==> v1 <==
==> flow/design.v <==
`timescale 1ns / 1ps
module Contador_Comparador(
	input	clk, rst,
	input enable,
	output reg iguales	
	);
reg [25:0] CuentaCada20ns;
always @ (posedge rst or posedge clk) 
	begin
	  if (rst) CuentaCada20ns <= 0;  
	  else if (iguales) CuentaCada20ns <= 0;
			else if (enable) CuentaCada20ns <= CuentaCada20ns +1;
			else CuentaCada20ns <= CuentaCada20ns;
	end
always @(CuentaCada20ns)
	begin
		if (CuentaCada20ns == 5_000) 
			iguales = 'b1; 
		else iguales = 0;
end
endmodule
`timescale 1ns / 1ps
module Debouncer(
    input Clock,
    input Reset,
    input Switch,
    output reg One_Shot,
	 output reg Sw_Clean
    );
	 parameter [2:0] Ini  = 'b000;
	 parameter [2:0] Shot = 'b001;
	 parameter [2:0] Off1 = 'b011;
	 parameter [2:0] Sw_1 = 'b010;
	 parameter [2:0] Off2 = 'b110;
	 wire Delay_End;
	 reg [2:0] Status;
	 always @ (posedge Reset, posedge Clock)
		begin
			if (Reset)
				Status <= Ini;
			else
				case (Status)
					Ini: if (Switch)
						Status <= Shot;
					else
						Status <= Ini; 
					Shot: Status <= Off1;
					Off1: if (Delay_End)
						Status <= Sw_1;
					else
						Status <= Off1;
					Sw_1: if (~Switch)
						Status <= Off2;
					else
						Status <= Sw_1;
					Off2: if (Delay_End)
						Status <= Ini;
					else
						Status <= Off2;
					default: Status <= Ini;
				endcase
		end
	always @ (Status)
		begin
			case (Status)
				Ini:  begin One_Shot = 'b0; Sw_Clean = 'b0; end
				Shot: begin One_Shot = 'b1; Sw_Clean = 'b0; end
				Off1: begin One_Shot = 'b0; Sw_Clean = 'b1; end
				Sw_1: begin One_Shot = 'b0; Sw_Clean = 'b0; end
				Off2: begin One_Shot = 'b0; Sw_Clean = 'b1; end
				default: begin One_Shot = 'b0; Sw_Clean = 'b0; end
			endcase
		end
	Contador_Comparador CC(.clk(Clock), .rst(Reset), .enable(Switch), .iguales(Delay_End));
endmodule
`timescale 1ns / 1ps
module MaquinaEstados(
	input A,
	input B,
	input clk,
	input reset,
	output reg inc,
	output reg dec
);
parameter espera = 'b0000;
parameter a_0    = 'b0001; 
parameter a_1    = 'b0010; 
parameter b_0    = 'b0011; 
parameter b_1    = 'b0100; 
reg [2:0] estado;
always @ (posedge clk, posedge reset)
begin
	if(reset)
		estado <= 0;
	else
	begin
		case(estado)
		espera:
		begin
			if(A == 1 && B == 0) estado <= a_0;
			else if(B == 1 && A == 0) estado <= b_0;
		end
		a_0:
		begin
			if(B)	estado <= a_1;
		end
		b_0:
		begin
			if(A) estado <= b_1;
		end
		a_1:
		begin
			estado <= espera;
		end
		b_1:
		begin
			estado <= espera;
		end
		default:	estado <= espera;
		endcase
	end
end
always @ (estado)
begin
	case(estado)
	espera:
	begin
		inc = 0;
		dec = 0;
	end
	a_0:
	begin
		inc = 0;
		dec = 0;
	end
	b_0:
	begin
		inc = 0;
		dec = 0;
	end
	a_1:
	begin
		inc = 1;
		dec = 0;
	end
	b_1:
	begin
		inc = 0;
		dec = 1;
	end
	default:
	begin
		inc = 0;
		dec = 0;
	end
	endcase
end
endmodule
`timescale 1ns / 1ps
module SumadorRotary #(parameter [11:0] resetValue = 12'd0)(
	input clk,
	input reset,
	input inc,
	input dec,
	output reg [15:0] result
    );
parameter increase = 15;
	always @ (posedge reset or posedge clk)
		begin
		if(reset) result <= resetValue;
		else if(inc)
		begin
			result <= result+increase;
		end
		else if(dec)
		begin
				result <= result-increase;
		end
		end
endmodule
`timescale 1ns / 1ps
module RotaryEncoders #(parameter [11:0] resetValue = 12'd0)(
	input clk,
	input reset,
	input LeftA,
	input LeftB,
	input RightA,
	input RightB,
	output [15:0] result,
	output [15:0] result2,
	output moved		 
    );
	 wire LeftA_shot;
	 wire LeftB_shot;
	 wire RightA_shot;
	 wire RightB_shot;
	 wire increase;
	 wire decrease;
	 wire [15:0] res;
	 wire increase2;
	 wire decrease2;
	 wire [15:0] res2;
	 Debouncer deb1(.Clock(clk), .Reset(reset), .Switch(LeftA), .Sw_Clean(LeftA_shot));
	 Debouncer deb2(.Clock(clk), .Reset(reset), .Switch(LeftB), .Sw_Clean(LeftB_shot));
	 MaquinaEstados maquina1(.A(LeftA_shot), .B(LeftB_shot), .clk(clk), .reset(reset), .inc(increase), .dec(decrease));
	 SumadorRotary #(resetValue) sumador(.clk(clk), .reset(reset), .inc(increase), .dec(decrease), .result(res));
	 Debouncer deb4(.Clock(clk), .Reset(reset), .Switch(RightA), .Sw_Clean(RightA_shot));
	 Debouncer deb3(.Clock(clk), .Reset(reset), .Switch(RightB), .Sw_Clean(RightB_shot));
	 MaquinaEstados maquina2(.A(RightA_shot), .B(RightB_shot), .clk(clk), .reset(reset), .inc(increase2), .dec(decrease2));
	 SumadorRotary #(resetValue) sumador2(.clk(clk), .reset(reset), .inc(increase2), .dec(decrease2), .result(res2));
	 assign result = res;
	 assign result2 = res2;
	 assign moved = increase | decrease | increase2 | decrease2;
endmodule
`timescale 1ns / 1ps
module clockdiv(
	input wire clk,		 
	input wire clr,		 
	output wire dclk,		 
	output wire segclk	 
	);
reg [16:0] q;
always @(posedge clk or posedge clr)
begin
	if (clr == 1)
		q <= 0;
	else
		q <= q + 1;
end
assign segclk = q[16];
assign dclk = q[0];
endmodule
`timescale 1ns / 1ps
module vga640x480(
	input wire clk,			      
	input wire pix_en,		      
	input wire moved,		      
	input wire clr,	           
	input [15:0] posx,
	input [15:0] posy,
	input [15:0] posx2,
	input [15:0] posy2,
	output wire hsync,		  
	output wire vsync,		 
	output reg[2:0] red,	      
	output reg[2:0] green,    
	output reg[1:0] blue,	    
	output [3:0] score1,
	output [3:0] score2
	);
parameter cursor_width  = 20;
parameter cursor_height = 20;
parameter ball_size = 10;
reg [15:0] ball_x;
reg [15:0] ball_y;
localparam [6:0] cursor_size_player1 = 20;
localparam [6:0] cursor_size_player2 = 20;
reg [3:0] player1_score;
reg [3:0] player2_score;
reg [7:0] player1_color;
reg [7:0] player2_color;
parameter hpixels  = 800;        
parameter vlines   = 521;       
parameter hpulse   = 96; 	    
parameter vpulse   = 2; 	   
parameter hbp      = 144; 	  
parameter hfp      = 784; 	 
parameter vbp      = 31;   
parameter vfp      = 511; 
reg [9:0] hc;
reg [9:0] vc;
always @(posedge clk or posedge clr)
begin
	if (clr == 1)
	begin
		hc <= 0;
		vc <= 0;
	end
	else if (pix_en)
	begin
		if (hc < hpixels - 1)
			hc <= hc + 1;
		else
		begin
			hc <= 0;
			if (vc < vlines - 1)
				vc <= vc + 1;
			else
				vc <= 0;
		end
	end
end
assign hsync = (hc < hpulse) ? 0:1;
assign vsync = (vc < vpulse) ? 0:1;
reg printH_player1;
reg printV_player1;
reg printH_ball;
reg printV_ball;
reg printH_player2;
reg printV_player2;
always @*
begin
	printV_player1 = (vc > vbp + posy && vc < vbp + posy + cursor_size_player1);
	printV_player2 = (vc > vbp + posy2 && vc < vbp + posy2 + cursor_size_player2);
	printV_ball    = (vc > vbp + ball_y && vc < vbp + ball_y + ball_size);
end
always @*
begin
	printH_player1 = (hc > hbp + posx && hc < hbp + posx + cursor_size_player1);
	printH_player2 = (hc > hbp + posx2 && hc < hbp + posx2 + cursor_size_player2);
	printH_ball    = (hc > hbp + ball_x && hc < hbp + ball_x + ball_size);
end
always @ (printH_player1, printV_player1, printH_player2, printV_player2, printH_ball, printV_ball, player1_color, player2_color)
begin
	if(printH_player1 && printV_player1 && printH_ball && printV_ball && printH_player2 && printV_player2)
	begin
		red = 3'b101;
		green = 3'b110;
		blue = 2'b01;
	end
	else if(printH_player1 && printV_player1)
	begin
		red = player1_color[7:5];
		green = player1_color[4:2];
		blue = player1_color[1:0];
	end
	else if(printH_player2 && printV_player2)
	begin
		red = player2_color[7:5];
		green = player2_color[4:2];
		blue = player2_color[1:0];
	end
	else if(printH_ball && printV_ball)
	begin
		red = 3'b001;
		green = 3'b111;
		blue = 2'b01;
	end
	else
	begin
		red = 3'b000;
		green = 3'b000;
		blue = 2'b00;
	end
end
reg [8:0] random;
always @(posedge clk or posedge clr)
begin
	if (clr == 1)
		random <= 0;
	else if (pix_en)
	begin
		if (random == 400)
			random <= 0;
		else
			random <= random + 1'b1;
	end
end
reg moved_q;
always @(posedge clk or posedge clr)
begin
	if (clr == 1)
	begin
		moved_q <= 0;
		ball_x <= 300;
		ball_y <= 300;
		player1_score <= 0;
		player2_score <= 0;
		player1_color <= 8'b11100110;
		player2_color <= 8'b00101011;
	end
	else
	begin
		moved_q <= moved;
		if (moved_q)
		begin
			if((ball_x >= posx && ball_x <= posx + cursor_size_player1) && (ball_y >= posy && ball_y <= posy + cursor_size_player1))
			begin
				ball_x <= random[8:0] ;
				ball_y <= random[8:0] ;
				player1_score <= player1_score + 1;
				player1_color <= player1_color+1;
			end
			else if((ball_x >= posx2 && ball_x <= posx2 + cursor_size_player2) && (ball_y >= posy2 && ball_y <= posy2 + cursor_size_player2))
			begin
				ball_x <= random[8:0] ;
				ball_y <= random[8:0] ;
				player2_score <= player2_score + 1;
				player2_color <= player2_color+1;
			end
		end
	end
end
assign score1 = player1_score;
assign score2 = player2_score;
endmodule
`timescale 1ns / 1ps
module nCounter #(parameter integer limit=2, parameter busSize = 4)(
    input clk, enable, rst,
    output reg [busSize-1:0] count,
	 output reg overflow
    );
	 always @ (posedge rst, posedge clk)
	 begin
		if(rst)
		begin
			count<='b0;
			overflow <= 0;
		end
		else
		begin
		overflow <= 0;
		if(count == limit)  
			begin
				count<='b0;
				overflow <= 1;
			end
		else if(enable)
			count<=count+'b1;
		end
	 end
endmodule
`timescale 1ns / 1ps
module Timer #(parameter busSize = 26, parameter binTime = 50_000_000)(
    input clk, enable, rst,
    output reg toggle
    );
	 reg [busSize-1:0] localCount;
	 reg [busSize-1:0] limit;
	always @ (posedge rst, posedge clk) 
	begin
		if (rst) begin localCount <= 0; limit <= binTime; end
		else if (toggle) localCount <= 0;
		else if (enable) localCount <= localCount +1;
	end
	always @ (limit, localCount) 
	begin
		if (localCount == limit) toggle = 'b1; 
		else toggle = 'b0;
	end
endmodule
`timescale 1ns / 1ps
module Mux4_4(
    input [3:0] numA,
	 input [3:0] numB,
	 input [3:0] numC,
	 input [3:0] numD,
    input [1:0] sw,
    output [3:0] out
    );
	 assign out = (sw[0] == 1) ? (sw[1] == 1 ? numD : numB) : (sw[1] == 1 ? numC : numA);
endmodule
`timescale 1ns / 1ps
module bin_to_hex(
    input w,
    input x,
    input y,
    input z,
    output [6:0] num
    );
		assign num[6]= (~w&~x&~y&z)| (~w&x&~y&~z)| (w&x&~y&z)| (w&~x&y&z);
		assign num[5]= (w&x&y&z)| (w&x&y&~z)| (w&x&~y&~z)| (w&~x&y&z)|(~w&x&y&~z)|(~w&x&~y&z);
		assign num[4]= (~w&~x&y&~z)| (w&x&~y&~z)| (w&x&y);
		assign num[3]= (x&y&z)| (~x&~y&z)| (w&~x&y&~z)| (~w&x&~y&~z);
		assign num[2]= (~w&z)| (~x&~y&z)| (~w&x&~y);
		assign num[1] = (~w&~x&~y&z)| (~w&~x&y&z)| (~w&~x&y&~z)| (~w&x&y&z)| (w&x&~y&z);
		assign num[0]= (~w&~x&~y)| (~w&x&y&z)| (w&x&~y&~z);
endmodule
`timescale 1ns / 1ps
module Display(
	 input clk,
	 input rst,
	 input [3:0]A, 
	 input [3:0]B, 
	 input [3:0]C, 
	 input [3:0]D,
    output [6:0] numOut,
    output [3:0] transistor
    );
	 wire tggl;
	 wire [1:0] switcher;
	 wire [3:0] currentNumber;
	 Timer #(22, 250_000) dispTimer(.clk(clk), .enable(1'b1), .rst(rst), .toggle(tggl));  
	 nCounter #(4, 2) switch(.clk(clk),.count(switcher), .enable(tggl), .rst(rst), .overflow());  
	 Mux4_4 numbers(.sw(switcher), .numA(D), .numB(C), .numC(B), .numD(A), .out(currentNumber));
	 Mux4_4 oneCold(.sw(switcher), .numA(4'b0111), .numB(4'b1011), .numC(4'b1101), .numD(4'b1110), .out(transistor));
	 bin_to_hex converter(.w(currentNumber[3]),.x(currentNumber[2]),.y(currentNumber[1]),.z(currentNumber[0]), .num(numOut));	 
endmodule
`timescale 1ns / 1ps
module SuperBallPickupMasterRotaryChampionDeluxe5(
	input LeftA,
	input LeftB,
	input RightA,
	input RightB,
	input LeftA2,
	input LeftB2,
	input RightA2,
	input RightB2,
	input wire clk,			 
	input wire reset,			 
	output wire [6:0] seg,	 
	output wire [3:0] an,	 
	output wire dp,			 
	output wire [2:0] red,	 
	output wire [2:0] green, 
	output wire [1:0] blue,	 
	output wire hsync,		 
	output wire vsync,			 
	output resetOut
	);
wire segclk;
wire dclk;
assign dp = 1;
wire [15:0] posx;
wire [15:0] posy;
wire [15:0] posx2;
wire [15:0] posy2;
wire moved1;
wire moved2;
RotaryEncoders #(12'd100) rot(.clk(clk),.reset(reset), .LeftA(LeftA),.LeftB(LeftB),.RightA(RightA),.RightB(RightB),.result(posx),.result2(posy),.moved(moved1));
RotaryEncoders #(12'd400) rot2(.clk(clk),.reset(reset), .LeftA(LeftA2),.LeftB(LeftB2),.RightA(RightA2),.RightB(RightB2),.result(posx2),.result2(posy2),.moved(moved2));
clockdiv U1(.clk(clk),.clr(reset),.segclk(segclk),.dclk(dclk));
wire [3:0] score1;
wire [3:0] score2;
vga640x480 U3(.clk(clk),.pix_en(~dclk),.moved(moved1 | moved2),.clr(reset),.hsync(hsync),.vsync(vsync), .posx(posx), .posy(posy),  .posx2(posx2), .posy2(posy2), .red(red),.green(green),.blue(blue),.score1(score1),.score2(score2));
Display outputDisp(.clk(clk),.rst(reset),.A(4'b0001),.B(score1),.C(4'b0010),.D(score2),.numOut(seg),.transistor(an));
assign resetOut = reset;
endmodule
==> flow/run.sh <==
#!/bin/bash
# the make line also repeats each setting of config.mk as NAME=value (left out here)
make -C /OpenROAD-flow-scripts/flow DESIGN_CONFIG=/design/flow/config.mk WORK_HOME=/design/flow/orfs CLKGATE_MAP_FILE= finish
==> flow/config.mk <==
export PLATFORM = sky130hd
export DESIGN_NAME = SuperBallPickupMasterRotaryChampionDeluxe5
export DESIGN_NICKNAME = SuperBallPickupMasterRotaryChampionDeluxe5
export VERILOG_FILES = /design/flow/design.v
export SDC_FILE = /design/flow/constraint.sdc
export NUM_CORES = 4
export LEC_CHECK = 0
export ABC_AREA = 1
export CAP_MARGIN = 40
export CORE_MARGIN = 2
export CORE_UTILIZATION = 69
export CTS_CLUSTER_SIZE = 90
export SLEW_MARGIN = 20
==> flow/constraint.sdc <==
create_clock -name core_clock -period 11.3 [get_ports {clk}]
set_input_delay 2.2600 -clock core_clock [delete_from_list [all_inputs] [get_ports {clk}]]
set_output_delay 2.2600 -clock core_clock [all_outputs]
set_load 0.01 [all_outputs]
==> inputs of v23, as changes to v1 <==
- ABC_AREA: 1 -> default
- CAP_MARGIN: 40 -> 20
- CORE_UTILIZATION: 69 -> 40
- CTS_CLUSTER_SIZE: 90 -> default
==> flow/constraint.sdc (replaced) <==
create_clock -name core_clock -period 20.0 [get_ports {clk}]
set_input_delay 4.0000 -clock core_clock [delete_from_list [all_inputs] [get_ports {clk}]]
set_output_delay 4.0000 -clock core_clock [all_outputs]
set_load 0.01 [all_outputs]
==> comparison table <==
item	v23	v1
Outcome	no timing/DRC/antenna violations	no timing/DRC/antenna violations
Crit path required time	16.00 ns	9.04 ns
Non-filler instance count after layout	4087	4844
GRT Resource Usage Total	17.3%	30.5%
Wire length after detailed routing	63100 µm	69400 µm
End point of the worst hold path	rot2.deb4.Status[4]	rot2.deb2.Status[4]
Yosys cell count	3086	4161
Seq area share	33.4%	31.5%
Signal buffers	49	46
First-pass GRT wire length	107000 µm	120000 µm
Core Region	70400 µm²	44200 µm²
Vertical die size	271 µm	216 µm
Maximum number of pins on one net before global-route repair	94	189
Number of global-route vias before repair	21100	26000
Logic share of the area	53.8%	52.9%
Leakage	14.4 nW	16.9 nW
Area added between synthesis and finish	10.8%	8.27%
Total die size	73500 µm²	46500 µm²
GR met2 Demand/Resource	27.3%	49.9%
Slew @ Worst Pin	1.07 ns	0.889 ns
Vias	21700	27100
Setup WS post-layout	9.95 ns	4.12 ns
Worst max-slew margin expressed relative to the limit	28.3%	40.8%
No activity file was given, so power comes from the tool's default toggle rates.
